// System
module System(
	clk,
	rst,
	mbed,
	select,
	GreenBlueServoOut,
	RedServoOut,
	BinRecycleServoOut,
	RedBlueServoOut,
	GreenOtherServoOut,
	dispenseBlueLED,
	dispenseComplete,
	dispenseGreenLED,
	dispenseRedLED,
	mainState,
	mbedOutput,
	results,
	sortBlueLED,
	sortComplete,
	sortGreenLED,
	sortRedLED
);
input	clk;
input	rst;
input	[6:0] mbed;
input	[0:0] select;
output	GreenBlueServoOut;
output	RedServoOut;
output	BinRecycleServoOut;
output	RedBlueServoOut;
output	GreenOtherServoOut;
output	[0:0] dispenseBlueLED;
output	[0:0] dispenseComplete;
output	[0:0] dispenseGreenLED;
output	[0:0] dispenseRedLED;
output	[4:0] mainState;
output	[2:0] mbedOutput;
output	[2:0] results;
output	[0:0] sortBlueLED;
output	[0:0] sortComplete;
output	[0:0] sortGreenLED;
output	[0:0] sortRedLED;
wire	[1:0] conDispenseColour;
wire	[0:0] conDispenseStart;
wire	[2:0] conSortColour;
wire	[0:0] conSortStart;
wire	[2:0] controllerOutput;
wire	[0:0] dispenseComplete_ALTERA_SYNTHESIZED;
wire	[9:0] mainBinRecycle;
wire	[1:0] mainDispenseColour;
wire	[0:0] maindispenseStart;
wire	[9:0] mainGreenBlue;
wire	[9:0] mainGreenOther;
wire	[9:0] mainRed;
wire	[9:0] mainRedBlue;
wire	[2:0] mainSortColour;
wire	[0:0] mainSortStart;
wire	[2:0] maintenanceOutput;
wire	[9:0] normalBinRecycle;
wire	[9:0] normalGreenBlue;
wire	[9:0] normalGreenOther;
wire	[9:0] normalRed;
wire	[9:0] normalRedBlue;
wire	[0:0] selectBinRecycle;
wire	[0:0] selectGreenBlue;
wire	[0:0] selectGreenOther;
wire	[0:0] selectRed;
wire	[0:0] selectRedBlue;
wire	[0:0] sortComplete_ALTERA_SYNTHESIZED;
wire	[0:0] startSort;
wire	[9:0] SYNTHESIZED_WIRE_0;
wire	[9:0] SYNTHESIZED_WIRE_1;
wire	[9:0] SYNTHESIZED_WIRE_2;
wire	[2:0] SYNTHESIZED_WIRE_3;
wire	[6:0] SYNTHESIZED_WIRE_4;
wire	[6:0] SYNTHESIZED_WIRE_5;
wire	[0:0] SYNTHESIZED_WIRE_6;
wire	[1:0] SYNTHESIZED_WIRE_7;
wire	[9:0] SYNTHESIZED_WIRE_8;
wire	[9:0] SYNTHESIZED_WIRE_9;
RCServo	b2v_BinRecycleServo(.clk(clk),.rst(rst),
.RxD_data(SYNTHESIZED_WIRE_0),.RCServo_pulse(BinRecycleServoOut));
defparam	b2v_BinRecycleServo.ClkDiv = 4;
multiplexerServo	b2v_BinRecycleServoMux(.normalSort(normalBinRecycle),
  ...
clock: 1.74 ns
lec_check: 0
cap_margin: 20
core_margin: 2
core_utilization: 70
cts_cluster_size: 37
setup_slack_margin: -0.17
slew_margin: 20
run.sh (not shown) runs the stock make flow with config.mk's settings and CLKGATE_MAP_FILE=.
The first run produced a layout that fails on setup timing.
==> next run, changes <==
- CORE_UTILIZATION: 70 -> 40
- CTS_CLUSTER_SIZE: 37 -> not set
- SETUP_SLACK_MARGIN: -0.17 -> not set
- clock period: 1.74 -> 6.97 ns (I/O delays scaled with it)
Outcome: This time the run ran to the end with no violations. Non-clock buffer count is lower by 170. Register-to-register slack is better by 4900 ps. Final area fell by a few percent. Via count went down by roughly a tenth.
==> next run, changes <==
- ABC_AREA: not set -> 1
- CAP_MARGIN: 20 -> 30
- CELL_PAD_IN_SITES_DETAIL_PLACEMENT: not set -> 1
- CORE_MARGIN: 2 -> 6
- CORE_UTILIZATION: 40 -> 62
- CTS_CLUSTER_SIZE: not set -> 51
- MIN_ROUTING_LAYER: not set -> met2
- PLACE_DENSITY_LB_ADDON: not set -> 0.14
- SETUP_SLACK_MARGIN: not set -> -0.01
- TNS_END_PERCENT: not set -> 65
The new run stopped in 4_1_cts.
Synthesized cell count climbs by 28%.
Die area drops by 25%.
Synthesized area climbs by 6.2%.
==> next run, changes <==
- ABC_AREA: 1 -> not set
- CAP_MARGIN: 30 -> 20
- CELL_PAD_IN_SITES_DETAIL_PLACEMENT: 1 -> not set
- CORE_MARGIN: 6 -> 2
- CORE_UTILIZATION: 62 -> 72
- CTS_CLUSTER_SIZE: 51 -> not set
- MIN_ROUTING_LAYER: met2 -> not set
- PLACE_DENSITY_LB_ADDON: 0.14 -> not set
- SETUP_SLACK_MARGIN: -0.01 -> 0.59
- TNS_END_PERCENT: 65 -> not set
- clock period: 6.97 -> 3.42 ns (I/O delays scaled with it)
- The changed run produced a clean layout
- die area fell by about 25%
- area after synthesis goes down by about 6%
- synthesized cell count falls by about 22%
==> next run, changes <==
- CORE_UTILIZATION: 72 -> 65
- SETUP_SLACK_MARGIN: 0.59 -> not set
- clock period: 3.42 -> 4.79 ns (I/O delays scaled with it)
After rerunning:
- The changed run completed with no timing, DRC or antenna violations
- sequential share of layout area hardly moves
- die size rises by 10%
- total power falls by 29%
- worst setup slack gets better by 270 ps

========
Setup of zinc:
System again, from the RTL that the note above started with.
// System
module System(
	clk,
	rst,
	mbed,
	select,
	GreenBlueServoOut,
	RedServoOut,
	BinRecycleServoOut,
	RedBlueServoOut,
	GreenOtherServoOut,
	dispenseBlueLED,
	dispenseComplete,
	dispenseGreenLED,
	dispenseRedLED,
	mainState,
	mbedOutput,
	results,
	sortBlueLED,
	sortComplete,
	sortGreenLED,
	sortRedLED
);
make LEC_CHECK=0 CAP_MARGIN=20 CORE_MARGIN=2 CORE_UTILIZATION=72 CTS_CLUSTER_DIAMETER=380 CTS_CLUSTER_SIZE=10 HOLD_SLACK_MARGIN=0.3 PLACE_DENSITY_LB_ADDON=0.2 SETUP_SLACK_MARGIN=0.94 SLEW_MARGIN=20 finish   # period 3.16 ns
zinc: no failed stages, no open violations at the end
#### Input delta (indigo over zinc)
- removing PLACE_DENSITY_LB_ADDON (formerly 0.2)
- removing SETUP_SLACK_MARGIN (formerly 0.94)
- removing CTS_CLUSTER_DIAMETER (formerly 380)
- removing HOLD_SLACK_MARGIN (formerly 0.3)
- changing CORE_UTILIZATION from 72 to 71
- changing CTS_CLUSTER_SIZE from 10 to 25
Findings:
- Cell area | indigo vs zinc | indigo larger
- Number of buffers other than clock buffers in the final layout, indigo and zinc: larger value in zinc
- Diff indigo and zinc: clock distribution area overhead in the final layout lower in zinc
- Compared with zinc, indigo shows a lower core utilization.
The following lists how quartz was set up differently from indigo:
- changing CTS_CLUSTER_SIZE from 25 to 10
- setting PLACE_DENSITY_LB_ADDON to 0.2 for the first time
- setting SETUP_SLACK_MARGIN to 0.94 for the first time
- changing CORE_UTILIZATION from 71 to 72
- setting HOLD_SLACK_MARGIN to -0.08 for the first time
==> comparison <==
Clock-buffer cell count for quartz: about 9% down relative to indigo. Delta (quartz minus indigo): CTS clock-pin slew for the worst setup and hold paths saw little to no change; number of post-CTS setup repair buffers rose 1. Power: quartz draws less than indigo. Changes observed in quartz relative to indigo: final area about even; highest attainable clock frequency rose about 30%; global-route usage rose 2.1 points; relative contribution of combinational cells to total power rose 0.7 points. Taking indigo as the reference, in quartz maximum cell stage delay along the critical path dropped 0.24 ns; relative slew slack climbed 22 points; number of filler cells placed in the layout dropped 95.

========
System again, from the RTL that the note above started with.
Settings: LEC_CHECK=0, ABC_AREA=1, CAP_MARGIN=20, CORE_MARGIN=2, CORE_UTILIZATION=71, SLEW_MARGIN=20; clock period 7.29 ns.
Then changed:
Settings changed: ABC_AREA 1 to default, CORE_UTILIZATION 71 to 36, PLACE_DENSITY_LB_ADDON from default to 0.12.
Clock period 7.29 ns to 3.88 ns, I/O delays scaled along.
=>
- via count decreases by about 20%
- core utilization decreases by 37 points
- setup slack is worse by 1.7 ns
- total power increases by about 100%
- non-clock buffer count increases by 14
- register-to-register slack is worse by 3.6 ns
- final area decreases by about 1.6%
- die size increases by about 80%
- routed wire length decreases by 4.6%
- synthesized area decreases by about 6%
- clock skew stays flat
Then changed:
Settings changed: ABC_AREA from default to 1, CORE_UTILIZATION 36 to 72, PLACE_DENSITY_LB_ADDON 0.12 to default.
Clock period 3.88 ns to 5.27 ns, I/O delays scaled along.
=> The new run went through all stages and came out clean. Hold slack is worse by 0.017 ns. Routed wire length climbs by a few percent. Synthesized area climbs by a few percent.
Then changed:
Settings changed: ABC_AREA 1 to default, PLACE_DENSITY_LB_ADDON from default to 0.11, SETUP_SLACK_MARGIN from default to 0.93.
Clock period 5.27 ns to 3.17 ns, I/O delays scaled along.
What happened:
- wire length went down by a few percent
- final area went down by a few percent
- setup slack gets worse by 0.43 ns
- final cell count went down by about a fifth
- clock-buffer cell count went up by 1
- die size went down by a few percent
Then changed:
Settings changed: CORE_UTILIZATION 72 to 35, PLACE_DENSITY_LB_ADDON 0.11 to default, SETUP_SLACK_MARGIN 0.93 to default.
Clock period 3.17 ns to 5.68 ns, I/O delays scaled along.
Effect: Clock power came out lower by about 44%. Total power came out lower by about 44%. Core utilization came out lower by 42 points. Global-route usage came out lower by 15 points. Cell count came out higher by about 14%. Final area is about the same. Critical path depth came out lower by 3. Routed wire length came out lower by about 5.4%. Synthesized area does not change. Setup slack gains 0.70 ns.

========
System again, from the RTL that the note above started with.
==> flow/config.mk <==
export PLATFORM = sky130hd
export DESIGN_NAME = System
export DESIGN_NICKNAME = System
export VERILOG_FILES = /design/flow/design.v
export SDC_FILE = /design/flow/constraint.sdc
export NUM_CORES = 4
export LEC_CHECK = 0
export ABC_AREA = 1
export CAP_MARGIN = 30
export CELL_PAD_IN_SITES_DETAIL_PLACEMENT = 2
export CORE_ASPECT_RATIO = 1.76
export CORE_MARGIN = 2
export CORE_UTILIZATION = 40
export CTS_CLUSTER_DIAMETER = 299
export MAX_ROUTING_LAYER = met4
export SLEW_MARGIN = 20
==> flow/constraint.sdc <==
create_clock -name core_clock -period 4.36 [get_ports {clk}]
set_input_delay 0.8720 -clock core_clock [delete_from_list [all_inputs] [get_ports {clk}]]
set_output_delay 0.8720 -clock core_clock [all_outputs]
set_load 0.01 [all_outputs]
Next try:
Settings changed: CAP_MARGIN 30 to 20, CELL_PAD_IN_SITES_DETAIL_PLACEMENT 2 to not set, CORE_ASPECT_RATIO 1.76 to not set, CORE_UTILIZATION 40 to 68, CTS_CLUSTER_DIAMETER 299 to not set, CTS_CLUSTER_SIZE set to 74, MAX_ROUTING_LAYER met4 to not set.
Clock period 4.36 ns to 7.29 ns, I/O delays scaled along.
Outcome: The changed run produced a clean layout. Design area came out lower slightly. Count of clock-buffer cells in the layout came out lower by 3. Worst setup slack improved by 1.5 ns. Via count came out lower by about a fifth. Die size came out lower by well over a third. Sequential cell count does not change.

========
Starting RTL as in the previous note.
clock: 3.16 ns
lec_check: 0
cap_margin: 20
core_margin: 2
core_utilization: 72
cts_cluster_size: 10
hold_slack_margin: 0.29
place_density_lb_addon: 0.17
setup_slack_margin: 0.93
slew_margin: 20
The baseline produced a clean layout.
Rerun with:
CORE_ASPECT_RATIO = 0.93   (was default)
CTS_CLUSTER_DIAMETER = 29   (was default)
SETUP_SLACK_MARGIN = 0.92   (was 0.93)
SLEW_MARGIN = 40   (was 20)
The changed run finished clean.
Register-to-register slack degrades by 100 ps.
Critical path depth stays the same.
Clock power went up by 69%.
Rerun with:
ABC_AREA = 0   (was default)
CORE_ASPECT_RATIO = default   (was 0.93)
CTS_CLUSTER_DIAMETER = 61   (was 29)
PLACE_DENSITY_LB_ADDON = 0.12   (was 0.17)
SETUP_SLACK_MARGIN = 0.93   (was 0.92)
SLEW_MARGIN = 20   (was 40)
The new run completed with no timing, DRC or antenna violations.
Worst hold slack gains 16 ps.
Final cell count is lower by a few percent.
Power is lower by a quarter to a third.
Routed wire length is lower by roughly a tenth.
Critical path depth is higher by 1.
Final area is lower by a few percent.
Clock power is lower by well over a third.
First-iteration DRC count is lower by roughly a tenth.
Area after synthesis stays the same.
Register-to-register slack gains 40 ps.

========
run A:
System again, from the RTL that the note above started with.
clock: 4.36 ns
lec_check: 0
abc_area: 1
cap_margin: 30
cell_pad_in_sites_detail_placement: 2
core_aspect_ratio: 1.76
core_margin: 2
core_utilization: 40
cts_cluster_diameter: 284
max_routing_layer: met5
slew_margin: 20
Run A: done, clean on timing, DRC and antenna
Inputs modified between run A and run B:
Settings: changing CAP_MARGIN from 30 to 5; changing MAX_ROUTING_LAYER from met5 to met4; removing ABC_AREA (formerly 1); removing CELL_PAD_IN_SITES_DETAIL_PLACEMENT (formerly 2); changing CTS_CLUSTER_DIAMETER from 284 to 299.
Results
Looking at the reports, run B completed the entire flow and the layout it produced met the timing, DRC and antenna checks. Run B vs run A: synthesized-area fraction occupied by adder cells up in run B. Taking run A as the reference, in run B count of placed standard cells in the final layout, fillers left out went down about 20%; simple-gate share of the synthesized area went down 6.1 points.
Here is what was changed in the inputs of run C compared with run B.
Settings: CORE_ASPECT_RATIO removed (was 1.76); CTS_CLUSTER_DIAMETER removed (was 299); MAX_ROUTING_LAYER removed (was met4); CAP_MARGIN changed from 5 to 20; the clock period (ns, I/O delays scaled along) changed from 4.36 to 10.0.
Findings:
Run C does better than run B on setup slack.
Run C: sequential power share lower than run B
Cells: run C has more instances than run B
Re share of cell area taken by multi-input logic gates: run B and run C aren't equal, and the lower value belongs to run C.
Of run B and run C, run B shows the higher detail-routed via count per cell, with run C below it.
Run C reports a lower post-route worst hold slack than run B does.
On post-place instance area, run B and run C are basically level.
There was hardly any difference in chip area between run C and run B.
Run C vs run B, length of routed wiring on met1 went up by 15%.

========
System again, from the RTL that the note above started with.
Settings: LEC_CHECK=0, CAP_MARGIN=20, CORE_MARGIN=2, CORE_UTILIZATION=72, CTS_CLUSTER_SIZE=10, HOLD_SLACK_MARGIN=0.29, PLACE_DENSITY_LB_ADDON=0.19, SETUP_SLACK_MARGIN=0.93, SLEW_MARGIN=5; clock period 3.16 ns.
Rerun with:
--- a/flow/config.mk
+++ b/flow/config.mk
@@ -12,4 +12,4 @@
 export HOLD_SLACK_MARGIN = 0.29
-export PLACE_DENSITY_LB_ADDON = 0.19
-export SETUP_SLACK_MARGIN = 0.93
-export SLEW_MARGIN = 5
+export PLACE_DENSITY_LB_ADDON = 0.12
+export SETUP_SLACK_MARGIN = 0.92
+export SLEW_MARGIN = 20
The changed run finished with timing, DRC and antenna clean.
Cell count barely changes.
Via count increases slightly.
Setup slack is worse by 13 ps.
Synthesized cell count is unchanged.
Core utilization increases by 0.48 points.
Cell area increases slightly.
Rerun with:
--- a/flow/config.mk
+++ b/flow/config.mk
@@ -10,4 +10,3 @@
 export CORE_UTILIZATION = 72
-export CTS_CLUSTER_SIZE = 10
-export HOLD_SLACK_MARGIN = 0.29
+export CTS_CLUSTER_SIZE = 23
 export PLACE_DENSITY_LB_ADDON = 0.12
=> Area after synthesis stays the same. Total power went up by about 4%. Sequential cell count stays the same. Global-route usage went up by 0.78 points. Worst setup slack loses 49 ps. Clock power went up by about 9%. Combinational power went up by about 1%. Die size is unchanged. Clock-buffer cell count went up by 14. Final area went up by about 0.9%. Maximum frequency went down by 2.2%.
Rerun with:
--- a/flow/config.mk
+++ b/flow/config.mk
@@ -9,6 +9,4 @@
 export CORE_MARGIN = 2
-export CORE_UTILIZATION = 72
-export CTS_CLUSTER_SIZE = 23
-export PLACE_DENSITY_LB_ADDON = 0.12
-export SETUP_SLACK_MARGIN = 0.92
+export CORE_UTILIZATION = 70
+export SETUP_SLACK_MARGIN = 0.01
 export SLEW_MARGIN = 20
=> Setup slack degrades by 580 ps. First-iteration DRC count goes down by about a fifth. Final cell count goes down slightly. Total power goes up slightly. Wire length goes down by a little under a tenth. Design area goes down slightly. Area after synthesis is unchanged.

========
exp/xenon:
Starting RTL as in the previous note.
make LEC_CHECK=0 CAP_MARGIN=20 CORE_MARGIN=2 CORE_UTILIZATION=68 SLEW_MARGIN=20 finish   # period 7.93 ns
exp/xenon closes out successfully: all stages finished, all timing, DRC and antenna checks passed.
The following lists how exp/maple was set up differently from exp/xenon:
# exp/xenon
export LEC_CHECK = 0
export CAP_MARGIN = 20
export CORE_MARGIN = 2
export CORE_UTILIZATION = 68
export SLEW_MARGIN = 20
create_clock -name core_clock -period 7.93 [get_ports {clk}]
# exp/maple
export LEC_CHECK = 0
export ABC_AREA = 1
export CAP_MARGIN = 20
export CORE_MARGIN = 2
export CORE_UTILIZATION = 72
export CTS_CLUSTER_DIAMETER = 298
export SLEW_MARGIN = 20
create_clock -name core_clock -period 4.7 [get_ports {clk}]
## What came out
In summary, exp/maple completed successfully, with a layout that passed the timing, DRC and antenna checks.
Combinational gate area, exp/maple and exp/xenon: lower on exp/xenon
Wire length: exp/maple worse than exp/xenon
Proportion of power drawn by the clock network (exp/maple over exp/xenon): increase, 1.5 points
Compared with exp/xenon, in exp/maple highest cell delay on the worst timing path +0.25 ns, setup skew after layout essentially unchanged.
Relative to exp/xenon, placed cell count has increased by about 26% in exp/maple.
#### Input delta (exp/juniper over exp/maple)
# exp/maple
export LEC_CHECK = 0
export ABC_AREA = 1
export CAP_MARGIN = 20
export CORE_MARGIN = 2
export CORE_UTILIZATION = 72
export CTS_CLUSTER_DIAMETER = 298
export SLEW_MARGIN = 20
create_clock -name core_clock -period 4.7 [get_ports {clk}]
# exp/juniper
export LEC_CHECK = 0
export CAP_MARGIN = 20
export CORE_MARGIN = 2
export CORE_UTILIZATION = 72
export HOLD_SLACK_MARGIN = -0.08
export SETUP_SLACK_MARGIN = 0.77
export SLEW_MARGIN = 20
create_clock -name core_clock -period 3.16 [get_ports {clk}]
==> comparison <==
The number of placed instances with taps included of exp/juniper is lower than that of exp/maple.
exp/juniper has total power above what exp/maple had.
Average routed wire per standard cell, exp/juniper and exp/maple: higher on exp/juniper
Relative to exp/maple, the register-to-register slack of exp/juniper is lower by 1.54 ns.
Of exp/juniper and exp/maple, exp/maple shows the higher cell area, with exp/juniper below it.
exp/juniper: static leakage power lower than exp/maple
Fraction of met1 tracks used by global routing (higher): exp/juniper
A kind of critical path of in -> out is what exp/maple shows, while in -> reg belongs to exp/juniper.
In summary, exp/juniper completed successfully, with a layout that passed the timing, DRC and antenna checks.
On exp/juniper: sequential power is about 50% higher than what exp/maple gave.
Diff exp/maple -> exp/juniper: final HPWL from detailed placement lower, vias after detailed routing went down.
Relative to exp/juniper, the following input files were edited for exp/pepper:
# exp/juniper
export LEC_CHECK = 0
export CAP_MARGIN = 20
export CORE_MARGIN = 2
export CORE_UTILIZATION = 72
export HOLD_SLACK_MARGIN = -0.08
export SETUP_SLACK_MARGIN = 0.77
export SLEW_MARGIN = 20
create_clock -name core_clock -period 3.16 [get_ports {clk}]
# exp/pepper
export LEC_CHECK = 0
export CAP_MARGIN = 20
export CORE_MARGIN = 2
export CORE_UTILIZATION = 72
export CTS_CLUSTER_DIAMETER = 26
export CTS_CLUSTER_SIZE = 10
export PLACE_DENSITY_LB_ADDON = 0.19
export SETUP_SLACK_MARGIN = 0.93
export SLEW_MARGIN = 40
create_clock -name core_clock -period 3.16 [get_ports {clk}]
Notes after the runs:
exp/pepper vs exp/juniper: total of clock buffers placed in the layout up by more than 100%. Comparing exp/pepper and exp/juniper, switching power is higher on exp/pepper. Against exp/juniper as the reference, exp/pepper delivers a lower worst setup slack. Between exp/pepper and exp/juniper, it is exp/pepper whose average vias per placed instance is higher, by about 9%. exp/pepper — placement-stage worst setup slack 0.025 ns lower, exp/juniper as reference. NOTE routed wire length exp/juniper->exp/pepper increased by more than a quarter.
Power and IR drop assume default switching activity.
